## lane 1
==> flow/design.v (excerpt) <==
module pp_buffer_wrapper #(
    parameter BRAM0_DEPTH = 32,
    parameter BRAM0_DW = 64,
    parameter BRAM1_DEPTH = 32,
    parameter BRAM1_DW = 64,
    parameter BURST_LEN_WIDTH = 8,
    parameter NUM_BURST_WIDTH = 8,
    parameter DDR_ADDR_WIDTH = 29,
    parameter DDR_DW = 64,
    parameter BRAM0_ADDR_WIDTH = $clog2(BRAM0_DEPTH),
    parameter BRAM1_ADDR_WIDTH = $clog2(BRAM1_DEPTH)
)
(
    input clk,
    input rst_n,
    input rd_start,
    input [BURST_LEN_WIDTH - 1 : 0] rd_burst_len,
    input [NUM_BURST_WIDTH - 1 : 0] rd_num_burst,
    input [DDR_ADDR_WIDTH - 1 : 0] rd_start_addr,    
    output rd_ready,
    output rd_done,
    input [BRAM0_ADDR_WIDTH - 1 : 0] rd_start_bram_addr,
    input bram0_r_en,
    input bram1_r_en,
    output [BRAM0_DW - 1 : 0] bram0_rdata,
    output [BRAM1_DW - 1 : 0] bram1_rdata,
    input [BRAM0_ADDR_WIDTH - 1 : 0] bram0_r_addr,
    input [BRAM1_ADDR_WIDTH - 1 : 0] bram1_r_addr,
    output [3: 0] m_axi_arid,
    output [DDR_ADDR_WIDTH - 1 : 0] m_axi_araddr,
    output [BURST_LEN_WIDTH - 1 : 0] m_axi_arlen,
    output [2 : 0] m_axi_arsize,
    output [1 : 0] m_axi_arburst,
    output         m_axi_arlock,
    output [3 : 0] m_axi_arcache,
    output [2 : 0] m_axi_arprot,
    output [3 : 0] m_axi_arqos,
    output         m_axi_arvalid,
    input          m_axi_arready,
    output m_axi_rready,
    input m_axi_rlast,
    input m_axi_rvalid,
    input [1 : 0] m_axi_rresp,
    input [3 : 0] m_axi_rid,
    input [DDR_DW - 1 : 0] m_axi_rdata
);
Size: roughly 4300 flip-flops, roughly 330 I/O pins.
Settings: LEC_CHECK=0, CAP_MARGIN=20, CORE_MARGIN=2, CORE_UTILIZATION=40, PLACE_DENSITY=0.6, SLEW_MARGIN=20; clock period 3.39 ns.
run.sh (not shown) runs the stock make flow with config.mk's settings and CLKGATE_MAP_FILE=.
## Diff of input files: lane 2 against lane 1
- changing CORE_UTILIZATION from 40 to 72
- setting SETUP_SLACK_MARGIN to -0.18 for the first time
- setting CTS_CLUSTER_SIZE to 14 for the first time
- setting CTS_CLUSTER_DIAMETER to 96 for the first time
- removing PLACE_DENSITY (formerly 0.6)
- changing the clock period (ns, I/O delays scaled along) from 3.39 to 1.88
Results
Lane 2 -> stages 100% | layout checks FAIL | setup timing. Taking lane 1 as the reference, in lane 2 number of vias in the routed layout climbed 10000; number of antenna violations at the first check in global routing dropped about 15%; global routing usage on met2 climbed 35 points. Power: lane 2 and lane 1 compared, lower one is lane 1. Lane 2 against lane 1: number of buffers created by CTS shrank by 72; synthesis-to-layout area growth grew by 2.0 points; number of slew-limit violations in the final report held steady. Compared with lane 1, in lane 2 post-layout period usage of the worst path +40 points, clock-cell share of area now sits lower. Across both runs, sequential share of layout area was lower for lane 2 than for lane 1. Lane 2 vs lane 1, utilization went up by 39 points.
What lane 3 does differently from lane 2 at the input level:
- CTS_CLUSTER_DIAMETER: 96 -> unset
- CTS_CLUSTER_SIZE: 14 -> unset
- SETUP_SLACK_MARGIN: -0.18 -> unset
- CORE_UTILIZATION: 72 -> 62
- PLACE_DENSITY: unset -> 0.6
- the clock period (ns, I/O delays scaled along): 1.88 -> 2.08
## What came out
- Finished, but not clean: lane 3, with setup timing.
- The leakage power of the design of lane 3 exceeds that of lane 2 by about 2%.
- Diff lane 2 -> lane 3: power per unit of standard cell area shows a reduction of 5.7%, total non-filler cell area in the finished layout +about 1.8%.
Input changes introduced in lane 4 (baseline for comparison: lane 3):
- CORE_UTILIZATION: 62 -> 72
- SETUP_SLACK_MARGIN: unset -> -0.17
- PLACE_DENSITY: 0.6 -> 0.92
- the clock period (ns, I/O delays scaled along): 2.08 -> 2.07
==> results <==
As of lane 4, half-perimeter wire length after placement had risen by more than 10% compared to lane 3.
Total instance count after detailed placement (higher): lane 3
Lane 3 -> lane 4: core area decreased by more than 10%
There was hardly any difference in synthesized chip area reported by yosys between lane 4 and lane 3.
Relative to lane 3, the number of standard-cell rows in the floorplan measured on lane 4 has decreased by a few percent.
Compared with lane 3, lane 4 shows cell area after placement that has gone down slightly.
Going from lane 3 to lane 4, chip area saw a decrease; number of buffers inserted during clock tree synthesis saw a decrease.
~same flip-flop and latch count after synthesis in lane 4 and lane 3
Lane 4 did not finish: a tool error stopped it during global routing.
## Diff of input files: lane 5 against lane 4
- PLACE_DENSITY changed from 0.92 to 0.36
- SETUP_SLACK_MARGIN changed from -0.17 to -0.19
- the clock period (ns, I/O delays scaled along) changed from 2.07 to 1.88
Results
The flow for lane 5 finished, though final verification flagged setup timing. Number of instances in the placed design, lane 5 and lane 4: smaller value in lane 4. Diff lane 4..lane 5 | adder and majority gate portion of the synthesized area | unchanged. On number of buffers added by the clock tree synthesis step: between lane 5 and lane 4, it ends up higher for lane 5. From lane 4 to lane 5, post-synth tally of flip-flops with integrated enable did not move at all. Re async set or reset register ratio after synthesis: no difference whatsoever between lane 5 and lane 4. Looking at global placement routability congestion across lane 5 and lane 4, the one that comes out lower is lane 5. Post-CTS setup buffer count: lane 5 vs lane 4 up 9. Per the comparison of lane 5 with lane 4, die size was more or less identical, synthesized area was more or less identical, area after detailed placement went up by 1.4%, boundary pin count was more or less identical.
Power is estimated from default activity; no workload was simulated.
